===== flow/run.sh =====
#!/bin/bash
# the make line also repeats each setting of config.mk as NAME=value (left out here)
make -C /OpenROAD-flow-scripts/flow DESIGN_CONFIG=/design/flow/config.mk WORK_HOME=/design/flow/orfs CLKGATE_MAP_FILE= finish

===== flow/config.mk =====
export PLATFORM = sky130hd
export DESIGN_NAME = CONV
export DESIGN_NICKNAME = CONV
export VERILOG_FILES = /design/flow/design.v
export SDC_FILE = /design/flow/constraint.sdc
export NUM_CORES = 4
export LEC_CHECK = 0
export CAP_MARGIN = 40
export CORE_MARGIN = 2
export CORE_UTILIZATION = 72
export CTS_CLUSTER_DIAMETER = 68
export CTS_CLUSTER_SIZE = 19
export PLACE_DENSITY = 0.42
export SETUP_SLACK_MARGIN = -0.4
export SLEW_MARGIN = 20

===== flow/constraint.sdc =====
create_clock -name core_clock -period 4.02 [get_ports {clk}]
set_input_delay 0.8040 -clock core_clock [delete_from_list [all_inputs] [get_ports {clk}]]
set_output_delay 0.8040 -clock core_clock [all_outputs]
set_load 0.01 [all_outputs]

===== flow/design.v =====
`timescale 1ns/10ps
module  CONV(
  input                      clk,
  input                      reset,
  output logic               busy,	
  input                      ready,	
  output logic        [13:0] iaddr,
  input               [7:0]  idata,	
  output logic               ioe,
  output logic               wen_L0,
  output logic               oe_L0,
  output logic        [13:0] addr_L0,
  output logic        [11:0] w_data_L0,
  input               [11:0] r_data_L0,
  output logic               wen_L1,
  output logic               oe_L1,
  output logic        [11:0] addr_L1,
  output logic        [11:0] w_data_L1,
  input               [11:0] r_data_L1,
  output logic               oe_weight,
  output logic        [15:0] addr_weight,
  input  logic signed [7:0]  r_data_weight,
  output logic               wen_L2,
  output logic        [3:0]  addr_L2,
  output logic        [31:0] w_data_L2
  );
  assign oe_L0 = 1'b0;
  localparam INITIAL0 = 0;
  localparam READ0    = 1;
  localparam EXECUTE0 = 2;
  localparam WRITE0   = 3;
  localparam DONE0    = 4;
  localparam EXECUTE1 = 0;
  localparam IDLE10   = 1;
  localparam WRITE1   = 2;
  localparam IDLE11   = 3;
  localparam DONE1    = 4;
  localparam INITIAL2 = 0;
  localparam IDLE20   = 1;
  localparam IDLE21   = 2;
  localparam READ2    = 3;
  localparam IDLE22   = 4;
  localparam IDLE23   = 5;
  localparam IDLE24   = 6;
  localparam IDLE25   = 7;
  localparam WRITE2   = 8;
  reg  [2:0]  layer0_cs;
  reg  [2:0]  layer0_ns;
  reg  [2:0]  layer1_cs;
  reg  [2:0]  layer1_ns;
  reg  [3:0]  layer2_cs;
  reg  [3:0]  layer2_ns;
  reg  [7:0]  column0_cnt;
  reg  [7:0]  column1_cnt;
  reg  [7:0]  row0_cnt;
  reg  [12:0] AfterFilter [0:8];
  reg  [7:0]  weight; 
  reg  [11:0] flatten;
  wire read0_done;
  wire read2_done;
  wire execute0_done;
  wire execute1_done;
  wire write0_done;
  wire write1_done;
  wire sr1_en;
  wire sr2_en;
  wire idle;
  assign read0_done = (iaddr==14'd130);
  assign read2_done = (addr_L1==4095);
  assign execute0_done = (iaddr==14'd133);
  assign execute1_done = (addr_L0==14'd129);
  assign write0_done = (addr_L0==16383);
  assign write1_done = (addr_L1==4095);
  assign sr1_en = (layer0_cs>=READ0);
  assign sr2_en = (layer1_cs>=EXECUTE1);
  assign idle = (column1_cnt>=126 && column1_cnt<255);
  always @(posedge clk, posedge reset) begin
    if (reset) layer0_cs <= INITIAL0;
    else       layer0_cs <= layer0_ns;
  end
  always @(*) begin
    layer0_ns=3'bx;
    case (layer0_cs)
      INITIAL0:
        begin
          if (ready)          layer0_ns=READ0;
          else                layer0_ns=INITIAL0;   
        end 
      READ0: 
        begin 
          if (read0_done)     layer0_ns=EXECUTE0;
          else                layer0_ns=READ0;     
        end 
      EXECUTE0: 
        begin 
          if (execute0_done)  layer0_ns=WRITE0;
          else                layer0_ns=EXECUTE0;  
        end  
      WRITE0: 
        begin 
          if (write0_done)    layer0_ns=DONE0;
          else                layer0_ns=WRITE0;    
        end
      DONE0:
        begin
                              layer0_ns=DONE0;     
        end
    endcase
  end
  always @(*) begin
    ioe=1;
    case (layer0_cs)
      INITIAL0:
        begin
        end
      READ0:
        begin
        end
      EXECUTE0:
        begin
        end
      WRITE0:
        begin
        end
      DONE0:
        begin
        end
    endcase
  end
  always @(posedge clk, posedge reset) begin
    if (reset) begin
      wen_L0<=0;
    end else begin
      if (layer0_ns==WRITE0) begin
        wen_L0<=1;
      end else begin
        wen_L0<=0;
      end
    end
  end
  always @(posedge clk, posedge reset) begin
    if (reset) layer1_cs <= EXECUTE1;
    else       layer1_cs <= layer1_ns;
  end
  always @(*) begin
    layer1_ns=2'bx;
    case (layer1_cs)
      EXECUTE1:
        begin
          if (execute1_done)  layer1_ns=IDLE10;
          else                layer1_ns=EXECUTE1;  
        end
      IDLE10:
        begin
                              layer1_ns=WRITE1;
        end
      WRITE1:
        begin
          if (write1_done)    layer1_ns=DONE1;
          else                layer1_ns=IDLE11;
        end
      IDLE11:
        begin
          if (idle)           layer1_ns=IDLE11;    
          else                layer1_ns=WRITE1;
        end
      DONE1:
        begin
                              layer1_ns=DONE1;     
        end
    endcase
  end
  always @(posedge clk, posedge reset) begin
    if (reset) begin
      wen_L1<=0;
    end else begin
      if (layer1_ns==WRITE1) begin
        wen_L1<=1;
      end else begin
        wen_L1<=0;
      end
    end
  end
  always @(posedge clk, posedge reset) begin
    if (reset) layer2_cs <= INITIAL2;
    else       layer2_cs <= layer2_ns;
  end
  always @(*) begin
    layer2_ns=4'bx;
    case (layer2_cs)
      INITIAL2:
        begin
          if (layer1_cs==DONE1) layer2_ns=IDLE20;
          else                  layer2_ns=INITIAL2;  
        end
      IDLE20:
        begin
                                layer2_ns=IDLE21; 
        end      
      IDLE21:      
        begin      
                                layer2_ns=READ2;   
        end
      READ2:
        begin
          if (read2_done)       layer2_ns=IDLE22;
          else                  layer2_ns=READ2;     
        end
      IDLE22:
        begin
                                layer2_ns=IDLE23;
        end
      IDLE23:
        begin
                                layer2_ns=IDLE24;   
        end
      IDLE24:
        begin
                                layer2_ns=IDLE25;   
        end
      IDLE25:  
        begin
                                layer2_ns=WRITE2;   
        end
      WRITE2:     
        begin      
                                layer2_ns=READ2;   
        end
    endcase
  end
  always @(*) begin
    wen_L2=0;
    oe_weight=1;
    oe_L1=0;
    case (layer2_cs)
      INITIAL2:
        begin
        end
      IDLE20:
        begin
          oe_L1=1;
        end
      IDLE21:
        begin
          oe_L1=1;
        end
      READ2:
        begin
          oe_L1=1;
        end
      IDLE22:
        begin
          oe_L1=1;
        end
      IDLE23:
        begin
          oe_L1=1;
        end
      IDLE24:
        begin
          oe_L1=1;
        end
      IDLE25:  
        begin
          oe_L1=1;
        end
      WRITE2: 
        begin
          wen_L2=1;
          oe_L1=1;
        end
    endcase
  end
  always @(posedge clk, posedge reset) begin
    if (reset) begin
      iaddr <= 0;
    end else begin
      iaddr <= iaddr+1;
    end
  end
  always @(posedge clk, posedge reset) begin
    if (reset) begin
      column0_cnt <= 0;
    end else begin
      if (layer0_cs>=EXECUTE0) begin
        if (column0_cnt!=127 && ioe) begin
          column0_cnt <= column0_cnt+1;
        end else if (column0_cnt==127 && ioe) begin
          column0_cnt <= 0;
        end
      end
    end
  end
  always @(posedge clk, posedge reset) begin
    if (reset) begin
      row0_cnt <= 0;
    end else begin
      if (layer0_cs>=EXECUTE0) begin
        if (column0_cnt!=127 && ioe) begin
          row0_cnt <= row0_cnt;
        end else if (column0_cnt==127 && ioe) begin
          row0_cnt <= row0_cnt+1;
        end
      end
    end
  end
  always @(posedge clk, posedge reset) begin
    if (reset) begin
      column1_cnt <= 0;
    end else begin
      if (layer1_cs>=WRITE1) begin
        if (column1_cnt!=255) begin
          column1_cnt <= column1_cnt+1;
        end else if (column1_cnt==255) begin
          column1_cnt <= 0;
        end
      end
    end
  end
  wire [7:0] p0;
  wire [7:0] p1;
  wire [7:0] p2;
  wire [7:0] p3;
  wire [7:0] p4;
  wire [7:0] p5;
  wire [7:0] p6;
  wire [7:0] p7;
  wire [7:0] p8;
  wire [8:0] p0_shf;
  wire [8:0] p5_shf;
  wire [8:0] p7_shf;
  wire [8:0] p8_shf;
  assign p0_shf = p0<<1;
  assign p5_shf = p5<<1;
  assign p7_shf = p7<<1;
  assign p8_shf = p8<<1;
  sr_8x259 sr1 (
    .clk(clk),
    .en(sr1_en),
    .sr_in(idata),
    .sr_tap1(p0),
    .sr_tap2(p1),
    .sr_tap3(p2),
    .sr_tap4(p3),
    .sr_tap5(p4),
    .sr_tap6(p5),
    .sr_tap7(p6),
    .sr_tap8(p7),
    .sr_tap9(p8)
  );
  always @(*) begin
    AfterFilter[0] =  - (p0_shf)       ;
    AfterFilter[1] =     0             ;
    AfterFilter[2] =     p2            ;
    AfterFilter[3] =     0             ;
    AfterFilter[4] =     p4            ;
    AfterFilter[5] =     p5_shf        ;
    AfterFilter[6] =     p6            ;
    AfterFilter[7] =     p7_shf        ;
    AfterFilter[8] =  -((p8_shf)+p8)   ;
    if (row0_cnt==0) begin
      AfterFilter[0] = 0;
      AfterFilter[1] = 0;
      AfterFilter[2] = 0;
    end
    if (column0_cnt==0) begin
      AfterFilter[0] = 0;
      AfterFilter[3] = 0;
      AfterFilter[6] = 0;
    end 
    if (column0_cnt==127) begin
      AfterFilter[2] = 0;
      AfterFilter[5] = 0;
      AfterFilter[8] = 0;
    end 
    if (row0_cnt==127) begin
      AfterFilter[6] = 0;
      AfterFilter[7] = 0;
      AfterFilter[8] = 0;
    end 
  end
  wire [12:0] add0_0;
  wire [12:0] add1_0;
  wire [12:0] add2_0;
  wire [12:0] add3_0;
  reg  [12:0] add0;
  reg  [12:0] add1;
  reg  [12:0] add2;
  reg  [12:0] add3;
  assign add0_0 = AfterFilter[0]+AfterFilter[2];
  assign add1_0 = AfterFilter[4]+AfterFilter[5];
  assign add2_0 = AfterFilter[6]+AfterFilter[7];
  assign add3_0 = AfterFilter[8];
  always @(posedge clk, posedge reset) begin
    if (reset) begin
      add0 <= 0; 
      add1 <= 0;
      add2 <= 0;
      add3 <= 0;
    end else begin
      add0 <= add0_0; 
      add1 <= add1_0;
      add2 <= add2_0;
      add3 <= add3_0;
    end
  end
  wire [12:0] add4_1;
  wire [12:0] add5_1;
  reg  [12:0] add4;
  reg  [12:0] add5;
  assign add4_1 = add0+add1;
  assign add5_1 = add2+add3;
  always @(posedge clk, posedge reset) begin
    if (reset) begin
      add4 <= 0;
      add5 <= 0;
    end else begin
      add4 <= add4_1;
      add5 <= add5_1;
    end
  end
  wire [12:0] add6_2;
  assign add6_2 = add4+add5;
  always @(posedge clk, posedge reset) begin
    if (reset) begin
      w_data_L0 <= 0;
    end else begin
      if (add6_2[12]) begin
        w_data_L0 <= 0;
      end else begin
        w_data_L0 <= add6_2;
      end
    end
  end
  always @(posedge clk, posedge reset) begin
    if (reset) begin
      addr_L0 <= 0;
    end else begin
      if (wen_L0) begin
        addr_L0 <= addr_L0+1;
      end
    end
  end
  wire [11:0] reg0;
  wire [11:0] reg1;
  sr_12x130 sr2 (
    .clk(clk),
    .en(sr2_en),
    .sr_in(w_data_L0),
    .sr_tap1(reg0),
    .sr_tap2(reg1)
  );
  reg [11:0] max_temp;
  always @(posedge clk, posedge reset) begin
    if (reset) begin
      max_temp <= 0;
    end else begin
      if (reg0>=reg1) begin
        max_temp <= reg0;
      end else begin
        max_temp <= reg1;
      end
    end
  end
  always @(posedge clk, posedge reset) begin
    if (reset) begin
      w_data_L1 <= 0;
    end else begin
      if (max_temp>= reg0 && max_temp>= reg1) begin
        w_data_L1 <= max_temp;
      end else if (reg0>= max_temp && reg0>= reg1) begin
        w_data_L1 <= reg0;
      end else begin
        w_data_L1 <= reg1;
      end
    end
  end
  always @(posedge clk, posedge reset) begin
    if (reset) begin
      addr_L1 <= 0;
    end else begin
      if (wen_L1||layer1_cs==DONE1) begin
        addr_L1 <= addr_L1+1;
      end
    end
  end
  always @(posedge clk, posedge reset) begin
    if (reset) begin
      addr_weight <= 0;
    end else begin
      if (layer1_cs==DONE1) begin
        addr_weight <= addr_weight+1;
      end
    end
  end
  always @(posedge clk, posedge reset) begin
    if (reset) begin
      weight <= 0;
      flatten <= 0;
    end else begin
      weight <= r_data_weight;
      flatten <= r_data_L1;
    end
  end
  wire [20:0] fc0;
  reg [20:0] fc;
  mul FC (
    .in1(weight),
    .in2({1'b0,flatten}),
    .out(fc0)
  );
  always @(posedge clk, posedge reset) begin
    if (reset) begin
      fc <= 0;
    end else begin
      fc <= fc0;
    end
  end
  reg  [31:0] fc_acc;
  wire [31:0] fc_sum0;
  wire [31:0] signed_fc;
  wire [31:0] signed_fc_acc;
  assign signed_fc = $signed(fc);
  assign signed_fc_acc = $signed(fc_acc);
  CLA32 cla (
    .a(signed_fc),
    .b(signed_fc_acc),
    .cin(1'b0),
    .out(fc_sum0)
  );
  always @(posedge clk, posedge reset) begin
    if (reset) begin
      fc_acc <= 0;
    end else begin 
      if (layer2_cs==IDLE24) begin
        fc_acc <= 0;
      end else begin
        if ((layer2_cs==READ2||layer2_cs==IDLE21||layer2_cs==IDLE22||layer2_cs==IDLE23||layer2_cs==IDLE25||layer2_cs==WRITE2) && addr_L1!=2) begin
          fc_acc <= fc_sum0;
        end
      end
    end
  end
  reg [31:0] fc_sum;
  always @(posedge clk, posedge reset) begin
    if (reset) begin
      fc_sum <= 0;
    end else begin
      fc_sum <= fc_sum0;
    end
  end
  reg [31:0] w_data_L2_reg;
  wire [15:0] fc_sum_shf;
  assign fc_sum_shf = fc_sum>>16;
  always @(*) begin
    if (fc_sum[31]==1) begin
      w_data_L2_reg = $signed(fc_sum_shf);
    end else begin
      w_data_L2_reg = fc_sum;
    end
  end
  always @(posedge clk, posedge reset) begin
    if (reset) begin
      w_data_L2 <= 0;
    end else begin
      if (layer2_cs==INITIAL2) begin
        w_data_L2 <= 0;
      end else begin
        w_data_L2 <= w_data_L2_reg;
      end
    end       
  end
  always @(posedge clk, posedge reset) begin
    if (reset) begin
      addr_L2 <= 0;
    end else begin
      if (wen_L2) begin
        addr_L2 <= addr_L2+1;
      end
    end
  end
  always @(posedge clk, posedge reset) begin
    if (reset) begin
      busy <= 0;
    end else begin
      case (addr_weight)
        40963: busy <= 1;
        40964: busy <= 0;
      endcase
    end
  end
endmodule
module CLA32 (
  input [31:0] a,
  input [31:0] b,
  input        cin,
  output [32:0] out
);
  wire cout0;
  wire cout1;
  wire cout2;
  CLA8 cla0 (.a(a[7:0]),   .b(b[7:0]),   .cin(cin),   .sum(out[7:0]),   .cout(cout0)   );
  CLA8 cla1 (.a(a[15:8]),  .b(b[15:8]),  .cin(cout0), .sum(out[15:8]),  .cout(cout1)   );
  CLA8 cla2 (.a(a[23:16]), .b(b[23:16]), .cin(cout1), .sum(out[23:16]), .cout(cout2)   );
  CLA8 cla3 (.a(a[31:24]), .b(b[31:24]), .cin(cout2), .sum(out[31:24]), .cout(out[32]) );
endmodule
module CLA8 (
  input [7:0] a,
  input [7:0] b,
  input       cin,
  output [7:0] sum,
  output       cout
);
  wire [7:0] p;
  wire [7:0] g;
  wire [6:0] c;  
  CLG clg8 (
    .cin(cin),
    .p(p),
    .g(g),
    .cout({cout, c[6:0]})
  );
  CLA_FA cla_fa0 (.a(a[0]), .b(b[0]), .cin(cin), .sum(sum[0]), .g(g[0]), .p(p[0]));
  genvar i;
  generate
  for (i=1;i<8;i=i+1) begin:cla_fa
    CLA_FA cla_fa (.a(a[i]), .b(b[i]), .cin(c[i-1]), .sum(sum[i]), .g(g[i]), .p(p[i]));
  end
  endgenerate
endmodule
module CLG (
  input cin,
  input [7:0] p,
  input [7:0] g,
  output [7:0] cout
);
  assign cout[0] = (cin & p[0])                                                  | (g[0])                                                                                                                                                                                                                                                                     ;
  assign cout[1] = (cin & p[0] & p[1])                                           | (g[0] & p[1])                                           | (g[1])                                                                                                                                                                                                           ;
  assign cout[2] = (cin & p[0] & p[1] & p[2])                                    | (g[0] & p[1] & p[2])                                    | (g[1] & p[2])                                    | (g[2])                                                                                                                                                        ;
  assign cout[3] = (cin & p[0] & p[1] & p[2] & p[3])                             | (g[0] & p[1] & p[2] & p[3])                             | (g[1] & p[2] & p[3])                             | (g[2] & p[3])                             | (g[3] )                                                                                                           ;
  assign cout[4] = (cin & p[0] & p[1] & p[2] & p[3] & p[4])                      | (g[0] & p[1] & p[2] & p[3] & p[4])                      | (g[1] & p[2] & p[3] & p[4])                      | (g[2] & p[3] & p[4])                      | (g[3] & p[4])                      | (g[4])                                                                       ;
  assign cout[5] = (cin & p[0] & p[1] & p[2] & p[3] & p[4] & p[5])               | (g[0] & p[1] & p[2] & p[3] & p[4] & p[5])               | (g[1] & p[2] & p[3] & p[4] & p[5])               | (g[2] & p[3] & p[4] & p[5])               | (g[3] & p[4] & p[5])               | (g[4] & p[5])               | (g[5])                                         ;
  assign cout[6] = (cin & p[0] & p[1] & p[2] & p[3] & p[4] & p[5] & p[6])        | (g[0] & p[1] & p[2] & p[3] & p[4] & p[5] & p[6])        | (g[1] & p[2] & p[3] & p[4] & p[5] & p[6])        | (g[2] & p[3] & p[4] & p[5] & p[6])        | (g[3] & p[4] & p[5] & p[6])        | (g[4] & p[5] & p[6])        | (g[5] & p[6])         | (g[6])                 ;
  assign cout[7] = (cin & p[0] & p[1] & p[2] & p[3] & p[4] & p[5] & p[6] & p[7]) | (g[0] & p[1] & p[2] & p[3] & p[4] & p[5] & p[6] & p[7]) | (g[1] & p[2] & p[3] & p[4] & p[5] & p[6] & p[7]) | (g[2] & p[3] & p[4] & p[5] & p[6] & p[7]) | (g[3] & p[4] & p[5] & p[6] & p[7]) | (g[4] & p[5] & p[6] & p[7]) | (g[5] & p[6] & p[7])  | (g[6] & p[7]) | (g[7]) ;
endmodule
module CLA_FA (  
  input a,
  input b,
  input cin,
  output sum,
  output p,
  output g
);
  assign sum = a^b^cin;
  assign p   = a|b;
  assign g   = a&b;
endmodule
module mul (
  input  [7:0]  in1,  
  input  [12:0] in2,  
  output reg [20:0] out  
);
  reg  [20:0] add0;
  reg  [18:0] add1;
  reg  [16:0] add2;
  reg  [14:0] add3;
  reg  [12:0] add4;
  reg  [10:0] add5;
  reg  [8:0]  add6;
  wire [8:0]  in1_shf;
  wire [9:0]  in1_x;   
  wire [9:0]  in1_x2;
  assign in1_shf = in1<<1;
  assign in1_x   = {{2{in1[7]}}, in1};
  assign in1_x2  = in1_x<<1;
  always @(*) begin
    add0=0;
    case ({in2[1:0],1'b0})
      3'b000, 3'b111 : add0 =  0; 
      3'b001, 3'b010 : add0 = $signed( in1     ); 
      3'b101, 3'b110 : add0 = $signed(-in1_x   ); 
      3'b011         : add0 = $signed( in1_shf ); 
      3'b100         : add0 = $signed(-in1_x2  ); 
    endcase
  end
  always @(*) begin
    add1=0;
    case (in2[3:1])
      3'b000, 3'b111 : add1 =  0; 
      3'b001, 3'b010 : add1 = $signed( in1     ); 
      3'b101, 3'b110 : add1 = $signed(-in1_x   ); 
      3'b011         : add1 = $signed( in1_shf ); 
      3'b100         : add1 = $signed(-in1_x2  ); 
    endcase
  end
  always @(*) begin
    add2=0;
    case (in2[5:3])
      3'b000, 3'b111 : add2 =  0; 
      3'b001, 3'b010 : add2 = $signed( in1     ); 
      3'b101, 3'b110 : add2 = $signed(-in1_x   ); 
      3'b011         : add2 = $signed( in1_shf ); 
      3'b100         : add2 = $signed(-in1_x2  ); 
    endcase
  end
  always @(*) begin
    add3=0;
    case (in2[7:5])
      3'b000, 3'b111 : add3 =  0; 
      3'b001, 3'b010 : add3 = $signed( in1     ); 
      3'b101, 3'b110 : add3 = $signed(-in1_x   ); 
      3'b011         : add3 = $signed( in1_shf ); 
      3'b100         : add3 = $signed(-in1_x2  ); 
    endcase
  end
  always @(*) begin
    add4=0;
    case (in2[9:7])
      3'b000, 3'b111 : add4 =  0; 
      3'b001, 3'b010 : add4 = $signed( in1     ); 
      3'b101, 3'b110 : add4 = $signed(-in1_x   ); 
      3'b011         : add4 = $signed( in1_shf ); 
      3'b100         : add4 = $signed(-in1_x2  ); 
    endcase
  end
  always @(*) begin
    add5=0;
    case (in2[11:9])
      3'b000, 3'b111 : add5 =  0; 
      3'b001, 3'b010 : add5 = $signed( in1     ); 
      3'b101, 3'b110 : add5 = $signed(-in1_x   ); 
      3'b011         : add5 = $signed( in1_shf ); 
      3'b100         : add5 = $signed(-in1_x2  ); 
    endcase
  end
  always @(*) begin
    add6=0;
    case ({in2[12],in2[12:11]})
      3'b000, 3'b111 : add6 =  0; 
      3'b001, 3'b010 : add6 = $signed( in1     ); 
      3'b101, 3'b110 : add6 = $signed(-in1_x   ); 
      3'b011         : add6 = $signed( in1_shf ); 
      3'b100         : add6 = $signed(-in1_x2  ); 
    endcase
  end
  wire [20:0] sum0;
  wire [20:0] carry0;
  wire [20:0] carry0_shf;
  assign carry0_shf = carry0<<1;
  adder21 adder21_0 (
    .a(add0),
    .b({add1,2'b0}),
    .cin({add2,4'b0}),
    .sum(sum0),
    .cout(carry0)
  );
  wire [20:0] sum1;
  wire [20:0] carry1;
  wire [20:0] carry1_shf;
  assign carry1_shf = carry1<<1;
  adder21 adder21_1 (
    .a({add3,6'b0}),
    .b({add4,8'b0}),
    .cin({add5,10'b0}),
    .sum(sum1),
    .cout(carry1)
  );
  wire [20:0] sum2;
  wire [20:0] carry2;
  wire [20:0] carry2_shf;
  assign carry2_shf = carry2<<1;
  adder21 adder21_2 (
    .a(sum0),
    .b(carry0_shf),
    .cin(sum1),
    .sum(sum2),
    .cout(carry2)
  );
  wire [20:0] sum3;
  wire [20:0] carry3;
  wire [20:0] carry3_shf;
  assign carry3_shf = carry3<<1;
  adder21 adder21_3 (
    .a(carry1_shf),
    .b(carry2_shf),
    .cin(sum2),
    .sum(sum3),
    .cout(carry3)
  );
  wire [20:0] sum4;
  wire [20:0] carry4;
  wire [20:0] carry4_shf;
  assign carry4_shf = carry4<<1;
  adder21 adder21_4 (
    .a(carry3_shf),
    .b(sum3),
    .cin({add6,12'b0}),
    .sum(sum4),
    .cout(carry4)
  );
  reg [11:0] out_temp0;  
  reg [10:0] out_temp1;
  reg [10:0] out_temp2;
  always @(*) begin
    out_temp0 = sum4[10:0]+carry4_shf[10:0]; 
  end
  always @(*) begin
    out_temp1 = sum4[20:11]+carry4_shf[20:11]+1;  
    out_temp2 = sum4[20:11]+carry4_shf[20:11];    
  end
  always @(*) begin
    if (out_temp0[11]) begin  
      out = {out_temp1, out_temp0[10:0]};
    end else begin            
      out = {out_temp2, out_temp0[10:0]};
    end
  end
endmodule
module adder21 (
  input [20:0] a,
  input [20:0] b,
  input [20:0] cin,
  output [20:0] sum,
  output [20:0] cout
);
  genvar i;
  generate
    for (i=0;i<21;i=i+1) begin:FA
      FA fa (.a(a[i]), .b(b[i]), .cin(cin[i]), .sum(sum[i]), .cout(cout[i]));
    end
  endgenerate
endmodule
module FA (
  input a, 
  input b,
  input cin,
  output sum, 
  output cout 
);
  wire c1, c2, s1;
  HA ha1(.a(a), .b(b), .cout(c1), .sum(s1));
  HA ha2(.a(s1), .b(cin), .cout(c2), .sum(sum));
  or (cout, c1, c2);
endmodule
module HA (
  input a, 
  input b,
  output sum, 
  output cout 
);
  xor (sum, a, b);
  and (cout, a, b);
endmodule
module sr_8x259 (
  input clk,
  input en,
  input  [7:0] sr_in,
  output [7:0] sr_tap1,
  output [7:0] sr_tap2,
  output [7:0] sr_tap3,
  output [7:0] sr_tap4,
  output [7:0] sr_tap5,
  output [7:0] sr_tap6,
  output [7:0] sr_tap7, 
  output [7:0] sr_tap8, 
  output [7:0] sr_tap9 
);
  reg [7:0] sr [0:258];
  integer i;
  always @(posedge clk) begin
    if (en) begin
      sr[258] <= sr_in;
      for (i=0;i<258;i=i+1) begin
        sr[i] <= sr[i+1];
      end
    end
  end
  assign sr_tap1 = sr[0];
  assign sr_tap2 = sr[1];
  assign sr_tap3 = sr[2];
  assign sr_tap4 = sr[128];
  assign sr_tap5 = sr[129];
  assign sr_tap6 = sr[130];
  assign sr_tap7 = sr[256];
  assign sr_tap8 = sr[257];
  assign sr_tap9 = sr[258];
endmodule
module sr_12x130 (
  input clk,
  input en,
  input  [11:0] sr_in,
  output [11:0] sr_tap1,
  output [11:0] sr_tap2
);
  reg [11:0] sr [0:129];
  integer i;
  always @(posedge clk) begin
    if (en) begin
      sr[129] <= sr_in;
      for (i=0;i<129;i=i+1) begin
        sr[i] <= sr[i+1];
      end
    end
  end
  assign sr_tap1 = sr[1];
  assign sr_tap2 = sr[129];
endmodule

==> results.sh, run 1 <==
# yosys + openroad results
export IMPL_clock_path_buffers=3
export IMPL_cts_tree="yes"
export IMPL_fmax_ghz=0.1787
export IMPL_cp_end_kind="register"
export IMPL_fin_crit_ns=5.596
export IMPL_wl_met1_mm=97.65
export IMPL_dieWidth_um=430.2
export IMPL_async_reset_ff_frac=0.08724
export IMPL_top_cell="edfxtp_1"
export IMPL_clk_insertion_delay_late_ns=0.91
export IMPL_fin_worst_skew_ns=0.05545
export IMPL_h_tree_depth=4
export IMPL_synth_avg_cell_area_um2=22.33
export IMPL_synthAoiAreaFrac=0.02165
export IMPL_setup_viol=20
export IMPL_syn_to_final_growth_pct=11.02
export IMPL_dieArea_um2=185100
export IMPL_adder_share=0.03182
export IMPL_clk_transition_reported_paths_ns=0.08
export IMPL_dpl_hpwl_mm=119.6
export IMPL_max_slew_margin_rel=0.3201
export IMPL_r2r_start="weight[1]$_DFF_PP0_"
export IMPL_ys_sh_simple=0.02155
export IMPL_synth_cell_types=79
export IMPL_p_leak_nw=51.94
export IMPL_drt_iter0_drc=6937
export IMPL_p_int_mw=59.05
export IMPL_met3_length_mm=16.09
export IMPL_critPathLaunch="weight[1]$_DFF_PP0_"
export IMPL_ys_flop_type="edfxtp_1"
export IMPL_portBuffers=151
export IMPL_grt_max_degree=192
export IMPL_cts_sinks=3966
export IMPL_cts_root_buf="clkbuf_16"
export IMPL_ys_chip_area_um2=130800
export IMPL_synth_cells=5856
export IMPL_critical_path_depth=26
export IMPL_wl_per_cell_um=28.73
export IMPL_grt_pass1_wl_mm=374.3
export IMPL_power_density_nw_per_um2=523.5
export IMPL_outcome="failed layout checks"
export IMPL_drv_slew=0
export IMPL_r2r_end="fc[20]$_DFF_PP0_"
export IMPL_switching_power_mw=16.95
export IMPL_top_power_group="registers"
export IMPL_crit_required_ns=4.79
export IMPL_muxShareOfSynthArea=0.004487
export IMPL_cap_violations=0
export IMPL_whs_ns=0.1829
export IMPL_fillerInstances=8010
export IMPL_seq_power_mw=45.4
export IMPL_ys_seq_frac=0.8974
export IMPL_worst_path_buf_inv=5
export IMPL_die_h_um=430.2
export IMPL_numSynthFlops=3966
export IMPL_hold_viol=0
export IMPL_tns_ns=-13.89
export IMPL_vias_per_cell=6.189
export IMPL_core_um2=180500
export IMPL_final_area_um2=145200
export IMPL_rsz0062_at_grt="true"
export IMPL_vias=55480
export IMPL_drt_total_wl_mm=257.6
export IMPL_fin_nets=6832
export IMPL_synth_edff_count=3620
export IMPL_yosys_warnings=8
export IMPL_fp_util=0.7243
export IMPL_drc=0
export IMPL_crit_slowest_cell="fa_1"
export IMPL_synthTopCellsByArea="edfxtp_1 (83%), dfrtp_1 (6.6%), ha_1 (2.2%)"
export IMPL_drtPass1Iterations=9
export IMPL_grt_pass1_vias=56570
export IMPL_setup_ws_ns=-1.576
export IMPL_antenna_found_initial=8
export IMPL_place_ws_ns=-1.876
export IMPL_power_frac_clock=0.317
export IMPL_cts_hold_buffers=0
export IMPL_cpMostUsedCell="fa_1"
export IMPL_synth_area_um2=130800
export IMPL_crit_arrival_ns=6.37
export IMPL_ys_cells=5856
export IMPL_place_area_um2=137800
export IMPL_highest_layer="met5"
export IMPL_final_antenna_net_count=0
export IMPL_cts_buffers=232
export IMPL_swShare=0.2230
export IMPL_crit_path_max_incr_delay_ns=0.56
export IMPL_grt_ovfl_total=0
export IMPL_dr_wl_met2_mm=133.1
export IMPL_worst_setup_path_start_kind="register"
export IMPL_hold_class="primary input to asynchronous set/reset pin"
export IMPL_rows=156
export IMPL_gp_congestion=0.8335
export IMPL_p_comb_mw=6.43
export IMPL_grt_usage=0.2793
export IMPL_top_area_cell="edfxtp_1"
export IMPL_warnings=126
export IMPL_reg2reg_setup_slack_ns=-1.58
export IMPL_worst_setup_path_type="register to register"
export IMPL_clk_power_mw=24.1
export IMPL_common_cells="edfxtp_1 (3620), dfrtp_1 (344), inv_1 (244)"
export IMPL_cp_max_fo=4
export IMPL_ys_top_logic_family="adder cells"
export IMPL_critPathTopFamily="adder cells"
export IMPL_xor_share=0.01360
export IMPL_power_frac_comb=0.085
export IMPL_io_pins=167
export IMPL_min_period_over_period=1.392
export IMPL_endpoint="fc[20]$_DFF_PP0_"
export IMPL_rr_worst_depth=26
export IMPL_seqPwrFrac=0.598
export IMPL_tightestPinTransition_ns=1.020
export IMPL_synth_top_area_share=0.8312
export IMPL_so_violations="negative setup slack"
export IMPL_vdd_drop_max_uv=824.5
==> cell type report <==
type                            count  area (µm²)  share of cell area
Antenna cell                        8       20.02           0.0001379
Multi-Input combinational cell   1568       12780             0.08801
Inverter                          244       924.6            0.006369
Timing Repair Buffer              484        4633             0.03191
Sequential cell                  3966      117400              0.8084
Clock buffer                      299        6162             0.04244
Tap cell                         2370        2965             0.02042
Clock inverter                     26       340.3            0.002344
==> metal layers <==
metal	GRT usage	up-vias
li1	-	23450
met1	0.3725	28640
met2	0.4816	2743
met3	0.03953	642
met4	0.09853	8
met5	0	-
==> metrics by stage <==
stage / cells / power [mW] / util
after floorplan: 5857 / 49.43 / -
after global placement: 8603 / 51.39 / 0.7632
after detailed placement: 8605 / 51.60 / 0.7635
after CTS: 8942 / 75.98 / 0.8019
after global routing: 8959 / 78.26 / 0.8041
final: 8965 / 76.00 / 0.8042
==> what timing repair did <==
item | in CTS | in global routing
buffers inserted | 15 | 15
gates resized | 76 | 43
pin swaps | 40 | 38
endpoints found under the setup margin | 13 | 15
==> inputs of run 2 (changes only) <==
CAP_MARGIN = 20   (was 40)
CTS_CLUSTER_DIAMETER = default   (was 68)
CTS_CLUSTER_SIZE = default   (was 19)
PLACE_DENSITY = default   (was 0.42)
SETUP_SLACK_MARGIN = -0.35   (was -0.4)
clock period = 4.48 ns   (was 4.02 ns; I/O delays follow)
==> results.sh, run 2 <==
# yosys + openroad results
export IMPL_antenna_found_initial=37
export IMPL_power_frac_comb=0.093
export IMPL_rows=156
export IMPL_ys_top_logic_family="adder cells"
export IMPL_vdd_drop_max_uv=729.5
export IMPL_ys_seq_frac=0.8974
export IMPL_clk_insertion_delay_late_ns=1.03
export IMPL_worst_path_buf_inv=5
export IMPL_cp_end_kind="register"
export IMPL_cp_max_fo=4
export IMPL_yosys_warnings=8
export IMPL_final_area_um2=150500
export IMPL_cts_hold_buffers=0
export IMPL_ys_sh_simple=0.02155
export IMPL_synth_avg_cell_area_um2=22.33
export IMPL_setup_viol=22
export IMPL_core_um2=180500
export IMPL_ys_flop_type="edfxtp_1"
export IMPL_fin_util=0.8337
export IMPL_p_comb_mw=7.60
export IMPL_io_pins=167
export IMPL_synth_top_area_share=0.8312
export IMPL_grt_usage=0.3472
export IMPL_outcome="failed layout checks"
export IMPL_vias=61890
export IMPL_seqPwrFrac=0.499
export IMPL_synthAoiAreaFrac=0.02165
export IMPL_crit_arrival_ns=6.92
export IMPL_clock_path_buffers=4
export IMPL_whs_endpoint="sr1.sr[51][0]$_DFFE_PP_"
export IMPL_final_antenna_net_count=0
export IMPL_dieArea_um2=185100
export IMPL_wl_per_cell_um=35.21
export IMPL_synthTopCellsByArea="edfxtp_1 (83%), dfrtp_1 (6.6%), ha_1 (2.2%)"
export IMPL_drv_slew=0
export IMPL_muxShareOfSynthArea=0.004487
export IMPL_so_violations="negative setup slack"
export IMPL_switching_power_mw=20.16
export IMPL_hold_viol=0
export IMPL_drt_total_wl_mm=327.5
export IMPL_cts_root_buf="clkbuf_16"
export IMPL_hold_depth=0
export IMPL_critPathLaunch="weight[1]$_DFF_PP0_"
export IMPL_synth_cell_types=79
export IMPL_top_area_cell="edfxtp_1"
export IMPL_cts_tree="yes"
export IMPL_p_int_mw=61.82
export IMPL_die_h_um=430.2
export IMPL_dieWidth_um=430.2
export IMPL_portBuffers=151
export IMPL_reg2reg_setup_slack_ns=-1.58
export IMPL_clk_transition_reported_paths_ns=0.12
export IMPL_r2r_end="fc[20]$_DFF_PP0_"
export IMPL_syn_to_final_growth_pct=15.09
export IMPL_swShare=0.2459
export IMPL_tns_ns=-14.22
export IMPL_critPathTopFamily="adder cells"
export IMPL_warnings=139
export IMPL_synth_cells=5856
export IMPL_drt_iter0_drc=10400
export IMPL_min_period_over_period=1.352
export IMPL_fmax_ghz=0.1651
export IMPL_synth_area_um2=130800
export IMPL_dpl_hpwl_mm=118.6
export IMPL_gp_congestion=0.8403
export IMPL_p_leak_nw=54.56
export IMPL_place_ws_ns=-1.511
export IMPL_h_tree_depth=5
export IMPL_fin_nets=6953
export IMPL_synth_edff_count=3620
export IMPL_rr_worst_depth=26
export IMPL_r2r_start="weight[1]$_DFF_PP0_"
export IMPL_top_cell="edfxtp_1"
export IMPL_ys_cells=5856
export IMPL_hold_class="register to register"
export IMPL_common_cells="edfxtp_1 (3620), dfrtp_1 (344), inv_1 (244)"
export IMPL_setup_ws_ns=-1.577
export IMPL_grt_max_degree=167
export IMPL_place_area_um2=137600
export IMPL_cts_buffers=373
export IMPL_grt_ovfl_total=0
export IMPL_cpMostUsedCell="fa_1"
export IMPL_rsz0062_at_grt="true"
export IMPL_vias_per_cell=6.653
export IMPL_drc=0
export IMPL_fp_util=0.7243
export IMPL_numSynthFlops=3966
export IMPL_crit_required_ns=5.34
export IMPL_fillerInstances=6942
export IMPL_drtPass1Iterations=12
export IMPL_clk_power_mw=33.5
export IMPL_worst_setup_path_type="register to register"
export IMPL_crit_slowest_cell="fa_1"
export IMPL_critical_path_depth=26
export IMPL_xor_share=0.01360
export IMPL_cap_violations=0
export IMPL_grt_pass1_wl_mm=450.4
export IMPL_crit_path_max_incr_delay_ns=0.59
export IMPL_async_reset_ff_frac=0.08724
export IMPL_fin_worst_skew_ns=0.08877
export IMPL_power_frac_clock=0.408
export IMPL_cts_sinks=3966
export IMPL_tightestPinTransition_ns=1.414
export IMPL_worst_setup_path_start_kind="register"
export IMPL_fin_crit_ns=6.057
export IMPL_seq_power_mw=40.9
export IMPL_grt_pass1_vias=62500
export IMPL_top_power_group="registers"
export IMPL_min_from="sr1.sr[52][0]$_DFFE_PP_"
export IMPL_power_density_nw_per_um2=544.6
export IMPL_adder_share=0.03182
export IMPL_max_slew_margin_rel=0.04982
export IMPL_endpoint="fc[20]$_DFF_PP0_"
export IMPL_ys_chip_area_um2=130800
[run 2: per-layer routing]
metal | share of wire | GRT usage
met1 | 0.33 | 0.4185
met3 | 0.10 | 0.09431
met5 | 0.0014 | 0.0002602
met2 | 0.48 | 0.5628
met4 | 0.087 | 0.2208
[run 2: area by class of cell]
class	instances	area [µm²]	share of cell area
Timing Repair Buffer	464	4300	0.02857
Sequential cell	3966	117400	0.7798
Inverter	244	922.1	0.006126
Tap cell	2370	2965	0.01970
Clock inverter	206	2043	0.01357
Antenna cell	25	62.56	0.0004156
Clock buffer	460	9950	0.06610
Multi-Input combinational cell	1568	12910	0.08575
[run 2: timing repair]
| item | 4_1_cts | 5_1_grt |
|---|---|---|
| setup buffers | 18 | 13 |
| endpoints found under the setup margin | 14 | 20 |
| resized | 110 | 53 |
| pin swaps | 36 | 32 |
[run 2: stage by stage]
stage / instances / total power [mW] / hold slack [ns]
floorplan: 5857 / 44.35 / 0.3502
global placement: 8586 / 46.04 / 0.4009
detailed placement: 8587 / 46.17 / 0.4045
CTS: 9269 / 80.75 / 0.3654
global route: 9285 / 83.49 / 0.3815
finish: 9303 / 81.98 / 0.3688
==> inputs of run 3 (changes only) <==
CAP_MARGIN = 30   (was 20)
CELL_PAD_IN_SITES_DETAIL_PLACEMENT = 1   (was default)
CELL_PAD_IN_SITES_GLOBAL_PLACEMENT = 0   (was default)
CORE_MARGIN = 7   (was 2)
CORE_UTILIZATION = 18   (was 72)
CTS_CLUSTER_DIAMETER = 73   (was default)
GPL_ROUTABILITY_DRIVEN = 0   (was default)
GPL_TIMING_DRIVEN = 1   (was default)
HOLD_SLACK_MARGIN = -0.08   (was default)
MAX_ROUTING_LAYER = met4   (was default)
MIN_ROUTING_LAYER = met2   (was default)
SETUP_SLACK_MARGIN = 2.18   (was -0.35)
clock period = 9.58 ns   (was 4.48 ns; I/O delays follow)
==> results.sh, run 3 <==
# yosys + openroad results
export IMPL_outcome="complete, no violations"
export IMPL_drt_iter0_drc=8504
export IMPL_drt_total_wl_mm=202.3
export IMPL_critical_path_depth=21
export IMPL_yosys_warnings=8
export IMPL_min_period_over_period=0.7271
export IMPL_muxShareOfSynthArea=0.004487
export IMPL_worst_setup_path_type="register to register"
export IMPL_seq_power_mw=19.1
export IMPL_dpl_hpwl_mm=109.5
export IMPL_cts_buffers=376
export IMPL_rsz0062_at_grt="false"
export IMPL_ys_sh_simple=0.02155
export IMPL_synthAoiAreaFrac=0.02165
export IMPL_worst_setup_path_start_kind="register"
export IMPL_fin_nets=6707
export IMPL_portBuffers=151
export IMPL_seqPwrFrac=0.536
export IMPL_rr_worst_depth=21
export IMPL_cts_root_buf="clkbuf_16"
export IMPL_switching_power_mw=7.714
export IMPL_clk_insertion_delay_late_ns=1.02
export IMPL_grt_pass1_vias=80550
export IMPL_synth_cell_types=79
export IMPL_cts_tree="yes"
export IMPL_min_from="sr2.sr[14][4]$_DFFE_PP_"
export IMPL_clk_transition_reported_paths_ns=0.07
export IMPL_power_density_nw_per_um2=226.9
export IMPL_synth_edff_count=3620
export IMPL_finalPower_mw=35.71
export IMPL_ys_top_logic_family="adder cells"
export IMPL_grt_pass1_wl_mm=312.7
export IMPL_ys_flop_type="edfxtp_1"
export IMPL_clk_power_mw=14.7
export IMPL_synth_top_area_share=0.8312
export IMPL_top_cell="edfxtp_1"
export IMPL_top_power_group="registers"
export IMPL_adder_share=0.03182
export IMPL_cp_end_kind="register"
export IMPL_path_cells="nor3_1 -> nand2_1 -> or3_1 -> nand2b_1 -> mux2i_1 -> a22o_1 -> inv_1 -> fa_2 -> fa_1 -> fa_1 -> inv_1 -> fa_1 -> ha_1 -> and2_1 -> o21ai_0 -> inv_1 -> a41o_1 -> o41ai_2 -> o21bai_1 -> a21oi_1 -> xor2_1"
export IMPL_core_um2=723000
export IMPL_xor_share=0.01360
export IMPL_hold_viol=0
export IMPL_h_tree_depth=5
export IMPL_fmax_ghz=0.1436
export IMPL_fin_worst_skew_ns=0.1431
export IMPL_clock_path_buffers=4
export IMPL_swShare=0.2160
export IMPL_synth_avg_cell_area_um2=22.33
export IMPL_reg2reg_setup_slack_ns=2.61
export IMPL_p_int_mw=27.99
export IMPL_place_area_um2=144700
export IMPL_cts_sinks=3966
export IMPL_grt_ovfl_total=0
export IMPL_place_ws_ns=2.344
export IMPL_r2r_start="weight[4]$_DFF_PP0_"
export IMPL_critPathLaunch="weight[4]$_DFF_PP0_"
export IMPL_hold_class="register to register"
export IMPL_ys_cells=5856
export IMPL_dieWidth_um=866.4
export IMPL_setup_viol=0
export IMPL_numSynthFlops=3966
export IMPL_synthTopCellsByArea="edfxtp_1 (83%), dfrtp_1 (6.6%), ha_1 (2.2%)"
export IMPL_async_reset_ff_frac=0.08724
export IMPL_ys_chip_area_um2=130800
export IMPL_rows=312
export IMPL_tns_ns=0
export IMPL_power_frac_comb=0.052
export IMPL_synth_area_um2=130800
export IMPL_fp_util=0.1809
export IMPL_die_h_um=866.4
export IMPL_grt_usage=0.07987
export IMPL_crit_arrival_ns=7.78
export IMPL_drc=0
export IMPL_crit_required_ns=10.40
export IMPL_setup_ws_ns=2.614
export IMPL_final_area_um2=157300
export IMPL_vias=66360
export IMPL_dieArea_um2=750600
export IMPL_warnings=141
export IMPL_crit_path_max_incr_delay_ns=0.64
export IMPL_wl_per_cell_um=12.40
export IMPL_tightestPinTransition_ns=1.165
export IMPL_max_slew_margin_rel=0.2230
export IMPL_final_antenna_net_count=0
export IMPL_worst_path_buf_inv=3
export IMPL_crit_slowest_cell="or3_1"
export IMPL_vias_per_cell=4.067
export IMPL_cap_violations=0
export IMPL_cp_max_fo=15
export IMPL_antenna_found_initial=0
export IMPL_p_leak_nw=53.26
export IMPL_synth_cells=5856
export IMPL_io_pins=167
export IMPL_whs_endpoint="sr2.sr[13][4]$_DFFE_PP_"
export IMPL_hold_depth=0
export IMPL_top_area_cell="edfxtp_1"
export IMPL_endpoint="fc[20]$_DFF_PP0_"
export IMPL_grt_max_degree=224
export IMPL_syn_to_final_growth_pct=20.31
export IMPL_p_comb_mw=1.86
export IMPL_common_cells="edfxtp_1 (3620), dfrtp_1 (344), inv_1 (244)"
export IMPL_drtPass1Iterations=22
export IMPL_fin_crit_ns=6.966
export IMPL_ys_seq_frac=0.8974
export IMPL_drv_slew=0
export IMPL_vdd_drop_max_uv=172.7
export IMPL_r2r_end="fc[20]$_DFF_PP0_"
export IMPL_power_frac_clock=0.412
export IMPL_critPathTopFamily="adder cells"
-- run 3: through the flow --
stage,hold WS [ns],std cells,util
floorplan,0.3502,5857,-
global placement,0.3635,15560,0.2000
detailed placement,0.3787,15560,0.2001
CTS,0.3135,16260,0.2171
global route,0.3288,16270,0.2175
finish,0.3112,16320,0.2176
-- run 3: area by class of cell --
type / instances / area (µm²)
fill: 77290 / 565600
sequential: 3966 / 117400
multi-input combinational: 1568 / 12290
tap: 9577 / 11980
clock buffer: 474 / 9942
timing repair buffer: 215 / 2392
clock inverter: 222 / 2316
inverter: 244 / 919.6
antenna: 51 / 127.6
-- run 3: repair_timing --
| item | CTS | global route |
|---|---|---|
| buffers inserted | 0 | 0 |
| setup endpoints to repair | 0 | 4 |
| hold endpoints to repair | 0 | 0 |
| resized | 0 | 8 |
| hold buffers | 0 | 0 |
-- run 3: metal layers --
layer | vias to the layer above | track usage | wire [µm]
li1 | 23370 | - | -
met5 | - | - | 0
met2 | 18040 | 0.08617 | 104400
met4 | 0 | 0.01577 | 8795
met3 | 964 | 0.1109 | 89130
met1 | 23980 | - | 0
==> inputs of run 4 (changes only) <==
ABC_AREA = 0   (was default)
CAP_MARGIN = 20   (was 30)
CELL_PAD_IN_SITES_DETAIL_PLACEMENT = 2   (was 1)
CELL_PAD_IN_SITES_GLOBAL_PLACEMENT = default   (was 0)
CORE_MARGIN = 5   (was 7)
CORE_UTILIZATION = 65   (was 18)
CTS_CLUSTER_DIAMETER = 354   (was 73)
CTS_CLUSTER_SIZE = 41   (was default)
GPL_ROUTABILITY_DRIVEN = 1   (was 0)
GPL_TIMING_DRIVEN = 0   (was 1)
HOLD_SLACK_MARGIN = default   (was -0.08)
MAX_ROUTING_LAYER = default   (was met4)
MIN_ROUTING_LAYER = default   (was met2)
PLACE_DENSITY_LB_ADDON = 0.14   (was default)
SETUP_SLACK_MARGIN = 2.4   (was 2.18)
SLEW_MARGIN = 10   (was 20)
TNS_END_PERCENT = 30   (was default)
clock period = 8.0 ns   (was 9.58 ns; I/O delays follow)
==> results.sh, run 4 <==
# yosys + openroad results
export IMPL_synth_cells=5856
export IMPL_fp_util=0.6543
export IMPL_xor_share=0.01360
export IMPL_synth_top_area_share=0.8312
export IMPL_ys_flop_type="edfxtp_1"
export IMPL_rows=164
export IMPL_ys_top_logic_family="adder cells"
export IMPL_die_h_um=458.6
export IMPL_synth_avg_cell_area_um2=22.33
export IMPL_dieWidth_um=458.6
export IMPL_common_cells="edfxtp_1 (3620), dfrtp_1 (344), inv_1 (244)"
export IMPL_yosys_warnings=8
export IMPL_top_area_cell="edfxtp_1"
export IMPL_synth_area_um2=130800
export IMPL_gp_congestion=0.8039
export IMPL_ys_sh_simple=0.02155
export IMPL_io_pins=167
export IMPL_dieArea_um2=210300
export IMPL_synthTopCellsByArea="edfxtp_1 (83%), dfrtp_1 (6.6%), ha_1 (2.2%)"
export IMPL_ys_cells=5856
export IMPL_core_um2=199900
export IMPL_synth_cell_types=79
export IMPL_muxShareOfSynthArea=0.004487
export IMPL_portBuffers=151
export IMPL_numSynthFlops=3966
export IMPL_ys_seq_frac=0.8974
export IMPL_outcome="did not finish"
export IMPL_synth_edff_count=3620
export IMPL_top_cell="edfxtp_1"
export IMPL_haltStage="detailed placement"
export IMPL_ys_chip_area_um2=130800
export IMPL_async_reset_ff_frac=0.08724
export IMPL_synthAoiAreaFrac=0.02165
export IMPL_tool_error="Error: detail_place.tcl, 38 bad optional access"
export IMPL_adder_share=0.03182
==> run 4: stage by stage <==
stage                   instances  hold WS [ns]  worst slack (ns)  instance area, µm²
after floorplan              5857        0.3502            -1.391              130800
after global placement       8664        0.4009            -4.826              135700
==> inputs of run 5 (changes only) <==
ABC_AREA = 1   (was 0)
CAP_MARGIN = 0   (was 20)
CELL_PAD_IN_SITES_DETAIL_PLACEMENT = default   (was 2)
CORE_MARGIN = 2   (was 5)
CORE_UTILIZATION = 72   (was 65)
CTS_CLUSTER_DIAMETER = 86   (was 354)
CTS_CLUSTER_SIZE = 100   (was 41)
GPL_ROUTABILITY_DRIVEN = default   (was 1)
GPL_TIMING_DRIVEN = default   (was 0)
PLACE_DENSITY_LB_ADDON = default   (was 0.14)
SETUP_SLACK_MARGIN = 0.3   (was 2.4)
SLEW_MARGIN = 20   (was 10)
TNS_END_PERCENT = 5   (was 30)
clock period = 2.89 ns   (was 8.0 ns; I/O delays follow)
==> results.sh, run 5 <==
# yosys + openroad results
export IMPL_muxShareOfSynthArea=0.00008653
export IMPL_synth_edff_count=3620
export IMPL_adder_share=0.03198
export IMPL_io_pins=167
export IMPL_yosys_warnings=8
export IMPL_synth_cell_types=58
export IMPL_synth_cells=6020
export IMPL_synthAoiAreaFrac=0.01571
export IMPL_numSynthFlops=3966
export IMPL_ys_sh_simple=0.02500
export IMPL_top_area_cell="edfxtp_1"
export IMPL_dpl_hpwl_mm=135.6
export IMPL_dieArea_um2=184200
export IMPL_portBuffers=151
export IMPL_async_reset_ff_frac=0.08724
export IMPL_outcome="did not finish"
export IMPL_haltStage="clock tree synthesis"
export IMPL_ys_chip_area_um2=130100
export IMPL_synth_area_um2=130100
export IMPL_dieWidth_um=429.1
export IMPL_top_cell="edfxtp_1"
export IMPL_xor_share=0.01043
export IMPL_synth_avg_cell_area_um2=21.62
export IMPL_core_um2=180200
export IMPL_die_h_um=429.1
export IMPL_ys_cells=6020
export IMPL_place_area_um2=137800
export IMPL_tool_error="[ERROR DPL-0033] detailed placement checks failed during check placement."
export IMPL_common_cells="edfxtp_1 (3620), inv_1 (473), dfrtp_1 (344)"
export IMPL_ys_flop_type="edfxtp_1"
export IMPL_placed_cells=8867
export IMPL_rows=156
export IMPL_ys_top_logic_family="adder cells"
export IMPL_gp_congestion=0.8233
export IMPL_ys_seq_frac=0.9018
export IMPL_synth_top_area_share=0.8353
export IMPL_fp_util=0.7224
export IMPL_place_ws_ns=-2.945
export IMPL_synthTopCellsByArea="edfxtp_1 (84%), dfrtp_1 (6.6%), ha_1 (2.2%)"
## run 5: metrics by stage
step,hold slack [ns],utilization,setup TNS (ns)
floorplan,0.3502,-,-
global placement,0.3973,0.7649,-44.79
detailed placement,0.3932,0.7649,-51.72
==> inputs of run 6 (changes only) <==
ABC_AREA = default   (was 1)
CAP_MARGIN = 20   (was 0)
CTS_CLUSTER_DIAMETER = default   (was 86)
CTS_CLUSTER_SIZE = 54   (was 100)
PLACE_DENSITY_LB_ADDON = 0.0   (was default)
SETUP_SLACK_MARGIN = 1.1   (was 0.3)
TNS_END_PERCENT = default   (was 5)
clock period = 4.03 ns   (was 2.89 ns; I/O delays follow)
==> results.sh, run 6 <==
# yosys + openroad results
export IMPL_portBuffers=151
export IMPL_core_um2=180500
export IMPL_ys_top_logic_family="adder cells"
export IMPL_haltStage="global routing"
export IMPL_synth_edff_count=3620
export IMPL_synth_top_area_share=0.8312
export IMPL_tool_error="[ERROR GRT-0232] Routing congestion too high. Check the congestion heatmap in the GUI."
export IMPL_io_pins=167
export IMPL_dpl_hpwl_mm=121.3
export IMPL_synth_cells=5856
export IMPL_h_tree_depth=5
export IMPL_synth_cell_types=79
export IMPL_ys_cells=5856
export IMPL_synthAoiAreaFrac=0.02165
export IMPL_outcome="did not finish"
export IMPL_ys_chip_area_um2=130800
export IMPL_grt_usage=0.5653
export IMPL_place_area_um2=137700
export IMPL_numSynthFlops=3966
export IMPL_ys_sh_simple=0.02155
export IMPL_synthTopCellsByArea="edfxtp_1 (83%), dfrtp_1 (6.6%), ha_1 (2.2%)"
export IMPL_yosys_warnings=8
export IMPL_top_cell="edfxtp_1"
export IMPL_die_h_um=430.2
export IMPL_async_reset_ff_frac=0.08724
export IMPL_rows=156
export IMPL_grt_ovfl_total=115
export IMPL_xor_share=0.01360
export IMPL_fp_util=0.7243
export IMPL_synth_avg_cell_area_um2=22.33
export IMPL_gp_congestion=0.8457
export IMPL_adder_share=0.03182
export IMPL_muxShareOfSynthArea=0.004487
export IMPL_cts_sinks=3966
export IMPL_top_area_cell="edfxtp_1"
export IMPL_dieArea_um2=185100
export IMPL_clock_path_buffers=4
export IMPL_cts_buffers=371
export IMPL_cts_root_buf="clkbuf_16"
export IMPL_common_cells="edfxtp_1 (3620), dfrtp_1 (344), inv_1 (244)"
export IMPL_ys_flop_type="edfxtp_1"
export IMPL_dieWidth_um=430.2
export IMPL_ys_seq_frac=0.8974
export IMPL_synth_area_um2=130800
-- run 6: timing repair --
| item | CTS |
|---|---|
| gates resized | 431 |
| hold buffers | 0 |
| pin swaps | 112 |
| gates cloned | 2 |
| endpoints found under the setup margin | 147 |
| buffers inserted | 109 |
-- run 6: metal layers --
metal | GRT usage | overflow
met3 | 0.3671 | 4
met2 | 0.7752 | 58
met5 | 0.2428 | 0
met4 | 0.4653 | 53
met1 | 0.5851 | 0
-- run 6: through the flow --
| step | total power, mW | cells | worst slack, ns |
|---|---|---|---|
| after global placement | 51.21 | 8587 | -1.782 |
| after CTS | 89.59 | 9368 | -1.809 |
| after detailed placement | 51.33 | 8588 | -1.874 |
| after floorplan | 49.31 | 5857 | -5.361 |
==> inputs of run 7 (changes only) <==
CORE_UTILIZATION = 20   (was 72)
CTS_CLUSTER_DIAMETER = 375   (was default)
CTS_CLUSTER_SIZE = default   (was 54)
GPL_ROUTABILITY_DRIVEN = 0   (was default)
GPL_TIMING_DRIVEN = 1   (was default)
MIN_ROUTING_LAYER = met2   (was default)
PLACE_DENSITY_LB_ADDON = 0.11   (was 0.0)
SETUP_SLACK_MARGIN = default   (was 1.1)
TNS_END_PERCENT = 100   (was default)
clock period = 4.62 ns   (was 4.03 ns; I/O delays follow)
==> results.sh, run 7 <==
# yosys + openroad results
export IMPL_outcome="failed layout checks"
export IMPL_so_violations="negative setup slack"
export IMPL_seq_power_mw=39.6
export IMPL_finalPower_mw=79.56
export IMPL_r2r_start="weight[0]$_DFF_PP0_"
export IMPL_place_area_um2=145200
export IMPL_top_power_group="registers"
export IMPL_fmax_ghz=0.1760
export IMPL_clk_insertion_delay_late_ns=1.02
export IMPL_endpoint="fc[20]$_DFF_PP0_"
export IMPL_p_comb_mw=5.58
export IMPL_synthTopCellsByArea="edfxtp_1 (83%), dfrtp_1 (6.6%), ha_1 (2.2%)"
export IMPL_reg2reg_setup_slack_ns=-1.06
export IMPL_critPathTopFamily="adder cells"
export IMPL_crit_path_max_incr_delay_ns=0.58
export IMPL_max_slew_margin_rel=0.3083
export IMPL_cts_buffers=447
export IMPL_worst_setup_path_start_kind="register"
export IMPL_worst_setup_path_type="register to register"
export IMPL_synth_area_um2=130800
export IMPL_xor_share=0.01360
export IMPL_ys_cells=5856
export IMPL_muxShareOfSynthArea=0.004487
export IMPL_synth_cell_types=79
export IMPL_wl_per_cell_um=14.13
export IMPL_h_tree_depth=5
export IMPL_die_h_um=812.6
export IMPL_ys_chip_area_um2=130800
export IMPL_ys_seq_frac=0.8974
export IMPL_clock_path_buffers=4
export IMPL_final_antenna_net_count=0
export IMPL_warnings=155
export IMPL_fin_util=0.2451
export IMPL_crit_slowest_cell="fa_2"
export IMPL_crit_arrival_ns=6.56
export IMPL_dieArea_um2=660400
export IMPL_tns_ns=-6.083
export IMPL_adder_share=0.03182
export IMPL_synth_cells=5856
export IMPL_fin_worst_skew_ns=0.1063
export IMPL_core_um2=652900
export IMPL_setup_viol=9
export IMPL_hold_class="primary input to asynchronous set/reset pin"
export IMPL_power_frac_clock=0.432
export IMPL_dieWidth_um=812.6
export IMPL_clk_power_mw=34.4
export IMPL_tightestPinTransition_ns=1.038
export IMPL_final_area_um2=160100
export IMPL_rows=297
export IMPL_swShare=0.2248
export IMPL_switching_power_mw=17.89
export IMPL_syn_to_final_growth_pct=22.38
export IMPL_cpMostUsedCell="fa_1"
export IMPL_cap_violations=0
export IMPL_dpl_hpwl_mm=114.3
export IMPL_vias_per_cell=4.327
export IMPL_top_area_cell="edfxtp_1"
export IMPL_cts_hold_buffers=0
export IMPL_cts_root_buf="clkbuf_16"
export IMPL_grt_pass1_wl_mm=343.3
export IMPL_grt_max_degree=185
export IMPL_r2r_end="fc[20]$_DFF_PP0_"
export IMPL_power_density_nw_per_um2=497.1
export IMPL_drv_slew=0
export IMPL_rsz0062_at_grt="true"
export IMPL_p_int_mw=61.68
export IMPL_clk_transition_reported_paths_ns=0.06
export IMPL_vdd_drop_max_uv=328.8
export IMPL_crit_required_ns=5.50
export IMPL_p_leak_nw=55.24
export IMPL_grt_pass1_vias=85460
export IMPL_async_reset_ff_frac=0.08724
export IMPL_vias=68070
export IMPL_common_cells="edfxtp_1 (3620), dfrtp_1 (344), inv_1 (244)"
export IMPL_cp_end_kind="register"
export IMPL_cp_max_fo=4
export IMPL_critical_path_depth=25
export IMPL_top_cell="edfxtp_1"
export IMPL_ys_sh_simple=0.02155
export IMPL_antenna_found_initial=1
export IMPL_power_frac_comb=0.070
export IMPL_fin_crit_ns=5.681
export IMPL_drtPass1Iterations=9
export IMPL_seqPwrFrac=0.498
export IMPL_grt_ovfl_total=0
export IMPL_ys_top_logic_family="adder cells"
export IMPL_place_ws_ns=-1.422
export IMPL_fp_util=0.2003
export IMPL_drt_iter0_drc=6568
export IMPL_synth_avg_cell_area_um2=22.33
export IMPL_grt_usage=0.09730
export IMPL_synth_edff_count=3620
export IMPL_synth_top_area_share=0.8312
export IMPL_drc=0
export IMPL_setup_ws_ns=-1.061
export IMPL_fin_nets=6980
export IMPL_yosys_warnings=8
export IMPL_cts_sinks=3966
export IMPL_cts_tree="yes"
export IMPL_synthAoiAreaFrac=0.02165
export IMPL_drt_total_wl_mm=222.3
export IMPL_critPathLaunch="weight[0]$_DFF_PP0_"
export IMPL_hold_viol=0
export IMPL_rr_worst_depth=25
export IMPL_numSynthFlops=3966
export IMPL_worst_path_buf_inv=5
export IMPL_min_period_over_period=1.230
export IMPL_io_pins=167
export IMPL_portBuffers=151
export IMPL_ys_flop_type="edfxtp_1"
-- run 7: area by class of cell --
type	instances	area [µm²]
inverter	244	919.6
timing repair buffer	417	3979
antenna	53	132.6
clock buffer	558	11730
fill	66000	492900
tap	8671	10850
multi-input combinational	1568	12680
clock inverter	255	2401
sequential	3966	117400
-- run 7: what timing repair did --
action / 4_1_cts / 5_1_grt
endpoints found under the setup margin: 11 / 12
pin swaps: 27 / 36
cloned: 0 / 0
buffers inserted: 12 / 8
resized: 48 / 63
endpoints found under the hold margin: 0 / 0
-- run 7: routing by layer --
metal	share of wire	global-route usage
met2	0.51	0.1064
met4	0.047	0.02436
met5	0.0018	0.004274
met3	0.44	0.1423
met1	0	-
-- run 7: per-stage QoR --
stage	hold slack (ns)	std cells
finish	0.3108	15730
global route	0.2937	15680
CTS	0.2471	15680
detailed placement	0.3846	14850
global placement	0.3817	14850
floorplan	0.3502	5857
==> inputs of run 8 (changes only) <==
CAP_MARGIN = 30   (was 20)
CELL_PAD_IN_SITES_GLOBAL_PLACEMENT = 0   (was default)
CORE_MARGIN = 7   (was 2)
CORE_UTILIZATION = 18   (was 20)
CTS_CLUSTER_DIAMETER = 73   (was 375)
GPL_ROUTABILITY_DRIVEN = default   (was 0)
MIN_ROUTING_LAYER = default   (was met2)
PLACE_DENSITY_LB_ADDON = default   (was 0.11)
SETUP_SLACK_MARGIN = 1.55   (was default)
TNS_END_PERCENT = default   (was 100)
clock period = 9.58 ns   (was 4.62 ns; I/O delays follow)
==> results.sh, run 8 <==
# yosys + openroad results
export IMPL_hold_class="register to register"
export IMPL_grt_pass1_vias=48870
export IMPL_tns_ns=0
export IMPL_io_pins=167
export IMPL_max_slew_margin_rel=0.2473
export IMPL_whs_ns=0.3570
export IMPL_power_frac_comb=0.051
export IMPL_p_int_mw=27.83
export IMPL_gp_congestion=0.7621
export IMPL_drtPass1Iterations=6
export IMPL_h_tree_depth=5
export IMPL_crit_slowest_cell="fa_1"
export IMPL_crit_arrival_ns=7.88
export IMPL_setup_ws_ns=2.487
export IMPL_ys_seq_frac=0.8974
export IMPL_xor_share=0.01360
export IMPL_rr_worst_depth=22
export IMPL_yosys_warnings=8
export IMPL_r2r_end="fc[19]$_DFF_PP0_"
export IMPL_worst_path_buf_inv=3
export IMPL_r2r_start="weight[0]$_DFF_PP0_"
export IMPL_ys_flop_type="edfxtp_1"
export IMPL_ys_sh_simple=0.02155
export IMPL_hold_viol=0
export IMPL_synthAoiAreaFrac=0.02165
export IMPL_clk_insertion_delay_late_ns=0.95
export IMPL_cts_setup_buffers=0
export IMPL_min_from="sr1.sr[4][3]$_DFFE_PP_"
export IMPL_power_density_nw_per_um2=224.1
export IMPL_swShare=0.2079
export IMPL_drc=0
export IMPL_ys_top_logic_family="adder cells"
export IMPL_numSynthFlops=3966
export IMPL_fin_nets=6687
export IMPL_muxShareOfSynthArea=0.004487
export IMPL_ys_chip_area_um2=130800
export IMPL_final_area_um2=156700
export IMPL_grt_ovfl_total=0
export IMPL_cts_buffers=365
export IMPL_place_area_um2=144700
export IMPL_wl_per_cell_um=11.21
export IMPL_tightestPinTransition_ns=1.129
export IMPL_dieWidth_um=866.4
export IMPL_fmax_ghz=0.1410
export IMPL_clock_path_buffers=4
export IMPL_vias_per_cell=3.117
export IMPL_cts_root_buf="clkbuf_16"
export IMPL_synth_top_area_share=0.8312
export IMPL_synthTopCellsByArea="edfxtp_1 (83%), dfrtp_1 (6.6%), ha_1 (2.2%)"
export IMPL_p_comb_mw=1.80
export IMPL_worst_setup_path_type="register to register"
export IMPL_dpl_hpwl_mm=95.74
export IMPL_ys_cells=5856
export IMPL_top_power_group="registers"
export IMPL_final_antenna_net_count=0
export IMPL_async_reset_ff_frac=0.08724
export IMPL_critPathTopFamily="adder cells"
export IMPL_top_area_cell="edfxtp_1"
export IMPL_fp_util=0.1809
export IMPL_seq_power_mw=19.1
export IMPL_die_h_um=866.4
export IMPL_outcome="complete, no violations"
export IMPL_clk_power_mw=14.3
export IMPL_fin_worst_skew_ns=0.1006
export IMPL_rsz0062_at_grt="false"
export IMPL_synth_area_um2=130800
export IMPL_grt_max_degree=201
export IMPL_cp_max_fo=12
export IMPL_crit_path_max_incr_delay_ns=0.93
export IMPL_vias=50600
export IMPL_drt_total_wl_mm=182.0
export IMPL_rows=312
export IMPL_cp_end_kind="register"
export IMPL_cts_tree="yes"
export IMPL_fin_util=0.2168
export IMPL_setup_viol=0
export IMPL_ctsResizeCount=0
export IMPL_fin_cells=16230
export IMPL_warnings=143
export IMPL_placed_cells=15560
export IMPL_hold_depth=0
export IMPL_endpoint="fc[19]$_DFF_PP0_"
export IMPL_syn_to_final_growth_pct=19.86
export IMPL_common_cells="edfxtp_1 (3620), dfrtp_1 (344), inv_1 (244)"
export IMPL_synth_cell_types=79
export IMPL_cpMostUsedCell="fa_1"
export IMPL_place_ws_ns=2.518
export IMPL_p_leak_nw=53.09
export IMPL_fillerInstances=74400
export IMPL_whs_endpoint="sr1.sr[3][3]$_DFFE_PP_"
export IMPL_vdd_drop_max_uv=153.8
export IMPL_drt_iter0_drc=4787
export IMPL_fin_crit_ns=7.093
export IMPL_grt_usage=0.04531
export IMPL_reg2reg_setup_slack_ns=2.49
export IMPL_synth_cells=5856
export IMPL_finalPower_mw=35.13
export IMPL_seqPwrFrac=0.543
export IMPL_top_cell="edfxtp_1"
export IMPL_critPathLaunch="weight[0]$_DFF_PP0_"
export IMPL_cts_hold_buffers=0
export IMPL_synth_avg_cell_area_um2=22.33
export IMPL_cap_violations=0
export IMPL_crit_required_ns=10.37
export IMPL_path_cells="inv_1 -> ha_1 -> nand2_1 -> or3_1 -> nor2_1 -> or2_2 -> mux2i_1 -> a22o_1 -> inv_1 -> fa_1 -> fa_1 -> fa_1 -> inv_1 -> fa_1 -> ha_1 -> and2_1 -> o21ai_0 -> o21ai_1 -> o311ai_0 -> nand2b_1 -> a21oi_1 -> xnor2_1"
export IMPL_adder_share=0.03182
export IMPL_min_period_over_period=0.7404
export IMPL_dieArea_um2=750600
export IMPL_portBuffers=151
export IMPL_switching_power_mw=7.303
export IMPL_worst_setup_path_start_kind="register"
export IMPL_critical_path_depth=22
export IMPL_core_um2=723000
export IMPL_clk_transition_reported_paths_ns=0.06
export IMPL_grt_pass1_wl_mm=282.1
export IMPL_drv_slew=0
export IMPL_cts_sinks=3966
export IMPL_antenna_found_initial=4
export IMPL_synth_edff_count=3620
export IMPL_power_frac_clock=0.406
==> run 8: metal layers <==
metal  GRT usage  vias up  share of wire  routed length (µm)
li1            -    23410              -                   -
met1     0.07108    25800           0.53               96310
met2     0.06002      986           0.39               71300
met3     0.01038      403          0.050                9133
met4     0.01471        0          0.029                5303
met5           0        -              0                   0
==> run 8: final cells by class <==
cell class | instances | area (µm²) | area share
Clock inverter | 213 | 2287 | 0.01459
Sequential cell | 3966 | 117400 | 0.7487
Clock buffer | 451 | 9622 | 0.06138
Tap cell | 9577 | 11980 | 0.07645
Antenna cell | 7 | 17.52 | 0.0001118
Multi-Input combinational cell | 1568 | 12280 | 0.07832
Timing Repair Buffer | 206 | 2275 | 0.01451
Inverter | 244 | 923.4 | 0.005891
Power and IR drop assume default switching activity.
